red:
// cpu_design
module cpu_design (reset, clock, write_read, M_address, M_data_in, M_data_out,overflow,status);
==> flow/config.mk <==
export PLATFORM = sky130hd
export DESIGN_NAME = cpu_design
export DESIGN_NICKNAME = cpu_design
export VERILOG_FILES = /design/flow/design.v
export SDC_FILE = /design/flow/constraint.sdc
export NUM_CORES = 4
export LEC_CHECK = 0
export CAP_MARGIN = 20
export CELL_PAD_IN_SITES_DETAIL_PLACEMENT = 1
export CORE_MARGIN = 7
export CORE_UTILIZATION = 39
export CTS_CLUSTER_SIZE = 24
export HOLD_SLACK_MARGIN = -0.09
export MAX_ROUTING_LAYER = met5
export SLEW_MARGIN = 40
==> flow/constraint.sdc <==
create_clock -name core_clock -period 9.64 [get_ports {clock}]
set_input_delay 1.9280 -clock core_clock [delete_from_list [all_inputs] [get_ports {clock}]]
set_output_delay 1.9280 -clock core_clock [all_outputs]
set_load 0.01 [all_outputs]
run.sh (not shown) runs the stock make flow with config.mk's settings and CLKGATE_MAP_FILE=.
red finished end to end and its layout was clean on timing, DRC and antenna.
Edits applied to the flow inputs when going from red to blue:
- CTS_CLUSTER_SIZE: 24 -> unset
- CORE_MARGIN: 7 -> 2
- HOLD_SLACK_MARGIN: -0.09 -> unset
- CELL_PAD_IN_SITES_DETAIL_PLACEMENT: 1 -> unset
- SLEW_MARGIN: 40 -> 20
- CORE_UTILIZATION: 39 -> 65
- MAX_ROUTING_LAYER: met5 -> unset
- the clock period (ns, I/O delays scaled along): 9.64 -> 2.78
--- outcome ---
The flow ended early for blue: it failed with a tool error in 5_1_grt. Compared with red, in blue total core area saw a decrease, final weighted congestion in routability-driven placement saw an increase, post-cts gate resize count saw an increase, synthesized area saw little to no change, post-synthesis cell count saw little to no change. Taking red as the reference, in blue complex-gate fraction of the synthesized area comparable, cell area after placement now larger, yosys-reported design area after synthesis comparable. blue ends up with a setup slack after placement that is 2.63 ns lower than in red. In the reports for red and blue, the larger row count belongs to red. On die boundary width: blue sits below red.
diff inputs: blue => green
- a change of CORE_UTILIZATION from 65 to 40
- a change of CORE_MARGIN from 2 to 7
- an added CTS_CLUSTER_SIZE of 48
- a change of the clock period (ns, I/O delays scaled along) from 2.78 to 8.0
==> results <==
green went all the way through the flow, and no timing, DRC or antenna check failed. green does worse than blue on placeable core area. Changes observed in green relative to blue: worst slack at placement climbed 2.15 ns, mean instance size in the synthesized netlist level, count of mapped cells out of synthesis neither gained nor lost much. blue -> green: synthesized-area fraction occupied by xor and xnor cells delta 0, exact match. Comparing green against blue, there is no change at all in total of flip-flops plus latches after synthesis. Changes observed in green relative to blue: number of buffers created by CTS now sits at about the same level, die size shows an increase of 80%, horizontal extent of the die increased by about 34% relative to the old numbers, cell row count moved up. green vs. blue: post-cts resize count went down by 297.

---

cpu_design again, from the RTL that the note above started with.
==> flow/config.mk <==
export PLATFORM = sky130hd
export DESIGN_NAME = cpu_design
export DESIGN_NICKNAME = cpu_design
export VERILOG_FILES = /design/flow/design.v
export SDC_FILE = /design/flow/constraint.sdc
export NUM_CORES = 4
export LEC_CHECK = 0
export CAP_MARGIN = 20
export CELL_PAD_IN_SITES_GLOBAL_PLACEMENT = 0
export CORE_MARGIN = 9
export CORE_UTILIZATION = 21
export CTS_CLUSTER_DIAMETER = 155
export GPL_ROUTABILITY_DRIVEN = 1
export GPL_TIMING_DRIVEN = 1
export MAX_ROUTING_LAYER = met4
export PLACE_DENSITY_LB_ADDON = 0.17
export SLEW_MARGIN = 20
==> flow/constraint.sdc <==
create_clock -name core_clock -period 8.06 [get_ports {clock}]
set_input_delay 1.6120 -clock core_clock [delete_from_list [all_inputs] [get_ports {clock}]]
set_output_delay 1.6120 -clock core_clock [all_outputs]
set_load 0.01 [all_outputs]
Rerun with:
- CORE_ASPECT_RATIO: default -> 0.5
- CORE_MARGIN: 9 -> 2
- CTS_CLUSTER_SIZE: default -> 95
- GPL_ROUTABILITY_DRIVEN: 1 -> 0
- PLACE_DENSITY: default -> 0.9
- PLACE_DENSITY_LB_ADDON: 0.17 -> default
- TNS_END_PERCENT: default -> 5
- global-route usage came out lower by 2.4 points
- via count rose by 6.8%
- non-clock buffer count went down by 7
- worst hold slack stays flat
- clock-buffer cell count falls by 1
- flip-flop count does not change
- worst setup slack is worse by 0.034 ns
- cell area shrinks by about 0.5%

---

## JK
Starting RTL as in the previous note.
Design cpu_design, start of the top module:
module cpu_design (reset, clock, write_read, M_address, M_data_in, M_data_out,overflow,status);
clock: 8.0 ns
lec_check: 0
cap_margin: 20
core_margin: 7
core_utilization: 40
cts_cluster_size: 48
slew_margin: 40
Modified inputs, MS compared to JK
- changing SLEW_MARGIN from 40 to 20
- removing CTS_CLUSTER_SIZE (formerly 48)
- changing CORE_MARGIN from 7 to 2
- changing the clock period (ns, I/O delays scaled along) from 8.0 to 7.69
Findings:
- Buffer count excluding the clock tree in the final layout ends up lower on MS.
- Taking JK as the reference, in MS met3 usage in global routing has decreased, routed wire length has remained practically unchanged, worst path setup slack after routing has decreased, detailed route wirelength on metal2 has decreased.
Changes in AL relative to MS:
- an added ABC_AREA of 1
- a change of CORE_UTILIZATION from 40 to 65
- a change of the clock period (ns, I/O delays scaled along) from 7.69 to 9.75
Results
AL did not stop at any stage, and its layout met the timing, design-rule and antenna checks. Going from MS to AL, share of the synthesized netlist area taken by xor and xnor gates saw a decrease; relative slew slack +0.46 points; layout-stage area growth over the synthesis result fell by 2.5 points.
diff inputs: AL => TR
- removing ABC_AREA (formerly 1)
- changing CORE_UTILIZATION from 65 to 40
- changing the clock period (ns, I/O delays scaled along) from 9.75 to 8.0
TR: full flow OK, the timing, design-rule and antenna checks passed
X dimension of the die: TR > AL
Changes observed in TR relative to AL: total routing resource utilization after global routing down 17 points, yosys synthesis chip area down about 1.5%.
Summary of TR over AL: worst setup slack has decreased, share of the final layout cell area in sequential cells stayed essentially flat, register-to-register slack -0.95 ns.
~same post-DP HPWL in AL and TR
Across both runs, wire length was higher for TR than for AL.
Diff AL -> TR | non-clock inverter count in the final layout | down by more than half
TR against AL: post-synth design cell area fell 1.5%; number of distinct library cells after synthesis picked up an extra 42.

---

The RTL this note starts from:
==> flow/design.v <==
module cpu_design (reset, clock, write_read, M_address, M_data_in, M_data_out,overflow,status);
input reset,clock;
input[7:0] M_data_in;
output reg write_read,overflow;
output reg [7:0] M_data_out;
output reg[11:0] M_address;
reg[15:0] IR;
reg[7:0] MDR;
reg[11:0] MAR,PC;
reg [7:0]R0;
reg [7:0]R1;
reg [7:0]R2;
reg [7:0]R3;
reg [7:0]A;
reg [8:0]F;
output reg[2:0] status;
parameter idle=4'b0000, load=4'b0001, move=4'b0010, add=4'b0011, sub=4'b0100, AND=4'b0101;
parameter OR=4'b0110, XOR=4'b0111, shrp=4'b1000, shlp=4'b1001, swap=4'b1010, jmp=4'b1011;
parameter jz=4'b1100, read=4'b1101, write=4'b1110, stop=4'b1111; 
always@(*)  
begin
	if((reset==1)&&(status==3)&&(IR[15:12]==write)) 
		write_read=1'b1; 
	else
		write_read=1'b0; 
	M_address=MAR;
	M_data_out=MDR;
	overflow=F[8]^F[7];
 end
always @(negedge clock or negedge reset) 
begin
	if(reset==1'b0)
	begin
		MAR<=12'b000000000000;
		status<=3'b000; 
	end
	else  
		case (status)
			3'b000: begin
						status<=3'b001;
						MAR<=PC;
						case(IR[9:8])
							2'b00: A<=R0;
							2'b01: A<=R1;
							2'b10: A<=R2;
							2'b11: A<=R3;
						endcase
					end
			3'b001: begin
						if(IR[15:12]==stop)status<=1;
						else if (IR[15:12]==swap|| (IR[15:12]==jmp)|| IR[15:12]==jz || IR[15:12]==read || IR[15:12]==write) 
							status<=3'b010;
						else
							status<=3'b000;
					end
			3'b010:begin 
						if(IR[15:12]==swap)
							status <= 3'b000;
						else if ((IR[15:12]==jmp)||(IR[15:12]==read)||(IR[15:12]==write))
						begin
							MAR <= IR[11:0];
							status <= 3'b011;
						end
						else if((IR[15:12]==jz)&& (R0[7:0] == 8'b0000_0000)) 
						begin
							MAR <= IR[11:0];
							status <= 3'b011;
						end
						else
						begin
							MAR <= PC;
							status <= 3'b011;
						end
					end
			3'b011:begin
						if((IR[15:12]==write) || (IR[15:12]==read))
						begin
							MAR<=PC;
							status<=3'b100;
						end
						else
							status<=3'b000;
					 end
			3'b100:begin
						status<=3'b000;
					 end
			default:status<=3'b000;
		endcase
end
always@(posedge clock or negedge reset) 
begin
	if(reset==1'b0) 
	begin
		IR<=16'h0000;
		PC<=12'b000000000000;
		MDR<=8'b00000000;
		R0<=8'b00000000;
		R1<=8'b00000000;
		R2<=8'b00000000;
		F=9'b000000000;
		R3<=8'b00000000; 
	end
	else
	begin
		case (status)
			3'b000: begin
						IR[15:8]<=M_data_in;
						IR[7:0]<=8'b00000000; 
						PC<=PC+12'b000000000001; 
					end  
			3'b001: begin  
						case(IR[15:12]) 
							load: R0<={4'b0000,IR[11:8]}; 
							swap:begin
									case(IR[11:10])
										2'b00:begin
													case(IR[9:8])
														2'b00:R0<=R0;
														2'b01:R1<=R0;
														2'b10:R2<=R0;
														2'b11:R3<=R0;
													endcase
												end
										2'b01:begin
													case(IR[9:8])
														2'b00:R0<=R1;
														2'b01:R1<=R1;
														2'b10:R2<=R1;
														2'b11:R3<=R1;
													endcase
												end
										2'b10:begin
													case(IR[9:8])
														2'b00:R0<=R2;
														2'b01:R1<=R2;
														2'b10:R2<=R2;
														2'b11:R3<=R2;
													endcase
												end
										2'b11:begin
													case(IR[9:8])
														2'b00:R0<=R3;
														2'b01:R1<=R3;
														2'b10:R2<=R3;
														2'b11:R3<=R3;
													endcase
												end
									endcase
								  end
							shlp:begin 
									case(IR[11:10]) 
										2'b00:R0<=R0<<1;
										2'b01:R1<=R1<<1;
										2'b10:R2<=R2<<1;
										2'b11:R3<=R3<<1;
									endcase
								  end
							shrp:begin
									case(IR[11:10]) 
										2'b00:R0<=R0>>1;
										2'b01:R1<=R1>>1;
										2'b10:R2<=R2>>1;
										2'b11:R3<=R3>>1;
									endcase
								  end
							add:begin
									case(IR[11:10])
										2'b00:begin
													F=A+R0;
													R0<=F[7:0];
												end
										2'b01:begin
													F=A+R1;
													R1<=F[7:0];
												end
										2'b10:begin
													F=A+R2;
													R2<=F[7:0];
												end
										2'b11:begin
													F=A+R3;
													R3<=F[7:0];
												end
									endcase
								 end
							sub:begin
									case(IR[11:10])
										2'b00:begin
													F=R0-A;
													R0<=F[7:0];
												end
										2'b01:begin
													F=R1-A;
													R1<=F[7:0];
												end
										2'b10:begin
													F=R2-A;
													R2<=F[7:0];
												end
										2'b11:begin
													F=R3-A;
													R3<=F[7:0];
												end
									endcase
								 end
							move:begin
										case(IR[11:10])
											2'b00:R0<=A;
											2'b01:R1<=A;
											2'b10:R2<=A;
											2'b11:R3<=A;
										endcase
								  end
							AND:begin
									case(IR[11:10])
										2'b00:R0=R0 & A;
										2'b01:R1=R1 & A;
										2'b10:R2=R2 & A;
										2'b11:R3=R3 & A;
									endcase
								 end
							OR:begin
									case(IR[11:10])
										2'b00:R0=R0 | A;
										2'b01:R1=R1 | A;
										2'b10:R2=R2 | A;
										2'b11:R3=R3 | A;
									endcase
								end
							XOR:begin
									case(IR[11:10])
										2'b00:R0=R0 ^ A;
										2'b01:R1=R1 ^ A;
										2'b10:R2=R2 ^ A;
										2'b11:R3=R3 ^ A;
									endcase
								 end
							default:;
						endcase
					end 
			3'b010:begin
						case(IR[15:12])
							swap:begin
									case(IR[11:10])
										2'b00:R0<=A;
										2'b01:R1<=A;
										2'b10:R2<=A;
										2'b11:R3<=A;
									endcase
								  end
							read:begin
									IR[7:0]<=M_data_in;
									PC<=PC+12'b000000000001;
								  end
							write:begin
										IR[7:0]<=M_data_in;
										PC<=PC+12'b000000000001;
										MDR<=R0;
									end
							jmp:begin
									IR[7:0]<=M_data_in;
									PC<=PC+12'b000000000001;
								 end
							jz:begin
									IR[7:0]<=M_data_in;
									PC<=PC+12'b000000000001;
								end
						endcase
					 end
			3'b011:begin
						case(IR[15:12])
							jmp:begin
										PC<=IR[11:0];
									end
							jz:begin
									if(R0==8'b00000000)
										PC<=IR[11:0];
								end
							read:begin
									R0<=M_data_in;
								end
							default:;
						endcase
					 end
			3'b100:begin
					 end
			default:; 
		endcase
	end
end 
endmodule
Settings: LEC_CHECK=0, CAP_MARGIN=20, CORE_MARGIN=2, CORE_UTILIZATION=40, CTS_CLUSTER_DIAMETER=141, CTS_CLUSTER_SIZE=93, SLEW_MARGIN=20, TNS_END_PERCENT=5; clock period 8.0 ns.
==> next run, changes <==
--- a/flow/config.mk
+++ b/flow/config.mk
@@ -8,7 +8,4 @@
 export CAP_MARGIN = 20
 export CORE_MARGIN = 2
-export CORE_UTILIZATION = 40
-export CTS_CLUSTER_DIAMETER = 141
-export CTS_CLUSTER_SIZE = 93
+export CORE_UTILIZATION = 68
 export SLEW_MARGIN = 20
-export TNS_END_PERCENT = 5
==> flow/constraint.sdc (replaced) <==
create_clock -name core_clock -period 7.69 [get_ports {clock}]
set_input_delay 1.5380 -clock core_clock [delete_from_list [all_inputs] [get_ports {clock}]]
set_output_delay 1.5380 -clock core_clock [all_outputs]
set_load 0.01 [all_outputs]
Worst hold slack is about the same. Global-route usage came out higher by 19 points. Design area shrinks by 1.1%. Count of clock-buffer cells in the layout stays the same. Worst setup slack degrades by 0.061 ns. Non-clock buffer count goes up by 3. Final cell count shrinks by 7.1%.
==> next run, changes <==
--- a/flow/config.mk
+++ b/flow/config.mk
@@ -8,4 +8,4 @@
 export CAP_MARGIN = 20
 export CORE_MARGIN = 2
-export CORE_UTILIZATION = 68
+export CORE_UTILIZATION = 24
 export SLEW_MARGIN = 20
==> flow/constraint.sdc (replaced) <==
create_clock -name core_clock -period 9.75 [get_ports {clock}]
set_input_delay 1.9500 -clock core_clock [delete_from_list [all_inputs] [get_ports {clock}]]
set_output_delay 1.9500 -clock core_clock [all_outputs]
set_load 0.01 [all_outputs]
After rerunning: The changed run produced a clean layout; worst setup slack improved by 0.57 ns; routed wire length rose by 2.7%; critical path depth stays the same; non-clock buffer count shrinks by 11; cell count increases by about 23%; design area came out higher by about 3.3%.
==> next run, changes <==
--- a/flow/config.mk
+++ b/flow/config.mk
@@ -6,6 +6,9 @@
 export NUM_CORES = 4
 export LEC_CHECK = 0
+export ABC_AREA = 1
 export CAP_MARGIN = 20
 export CORE_MARGIN = 2
-export CORE_UTILIZATION = 24
+export CORE_UTILIZATION = 71
+export CTS_CLUSTER_DIAMETER = 364
+export CTS_CLUSTER_SIZE = 97
 export SLEW_MARGIN = 20
==> flow/constraint.sdc (replaced) <==
create_clock -name core_clock -period 4.28 [get_ports {clock}]
set_input_delay 0.8560 -clock core_clock [delete_from_list [all_inputs] [get_ports {clock}]]
set_output_delay 0.8560 -clock core_clock [all_outputs]
set_load 0.01 [all_outputs]
Outcome: With this change the flow died in global routing (5_1_grt); die size fell by well over a third; synthesized area rose slightly; synthesized cell count rose by a quarter to a third.

---

v59:
RTL: the design.v shown in full above, as it stands there.
Settings: LEC_CHECK=0, CAP_MARGIN=20, CORE_MARGIN=2, CORE_UTILIZATION=40, CTS_CLUSTER_DIAMETER=333, CTS_CLUSTER_SIZE=13, SLEW_MARGIN=20, TNS_END_PERCENT=40; clock period 8.0 ns.
Per the final summary, v59 finished and its layout is clean on timing, DRC and antenna.
Relative to v59, the following input files were edited for v9:
- CELL_PAD_IN_SITES_GLOBAL_PLACEMENT now 1, previously not set
- CORE_MARGIN now 3, was 2
- HOLD_SLACK_MARGIN now -0.04, previously not set
- CTS_CLUSTER_SIZE now 100, was 13
- TNS_END_PERCENT no longer set, was 40
- CTS_CLUSTER_DIAMETER no longer set, was 333
- CAP_MARGIN now 25, was 20
## What came out
v59 -> v9: mux contribution to synthesized area delta 0, exact match. Delta (v9 minus v59): actual transition at the worst max-transition pin now sits lower, worst-case setup margin in the final layout now sits lower.
Setup changes, v9 to v23
- changing CAP_MARGIN from 25 to 20
- removing CTS_CLUSTER_SIZE (formerly 100)
- changing CORE_UTILIZATION from 40 to 66
- removing CELL_PAD_IN_SITES_GLOBAL_PLACEMENT (formerly 1)
- removing HOLD_SLACK_MARGIN (formerly -0.04)
- changing CORE_MARGIN from 3 to 2
- changing the clock period (ns, I/O delays scaled along) from 8.0 to 10.6
v23 reached the end of the flow, and the finished layout is clean on the timing, design-rule and antenna checks. Worst setup slack (v23 over v9): increase, 560 ps.
For v7, these inputs were changed with respect to v23:
- TNS_END_PERCENT newly set to 20
- ABC_AREA newly set to 1
- CTS_CLUSTER_DIAMETER newly set to 247
- CTS_CLUSTER_SIZE newly set to 99
- PLACE_DENSITY newly set to 0.38
- the clock period (ns, I/O delays scaled along) changed from 10.6 to 4.27
[summary]
v23 has a higher clock-buffer cell count than v7.
v7 improves on v23 in worst hold slack.
Detailed router's first-iteration violation count sits higher in v7 than in v23.
v7: all stages done; final checks FAILED (negative setup slack).
Diff v23 -> v7 | total die size | up slightly
Diff v23 -> v7 | non-clock buffer count | up by more than 100%
Compared with v23, v7 shows a lower share of cell area taken by muxes after synthesis.
Taking v7 as 1.0, v23 lands at 1.12 on final routed wire length divided by cell count.
Post-cts repair resize count, v23 and v7: larger value in v7
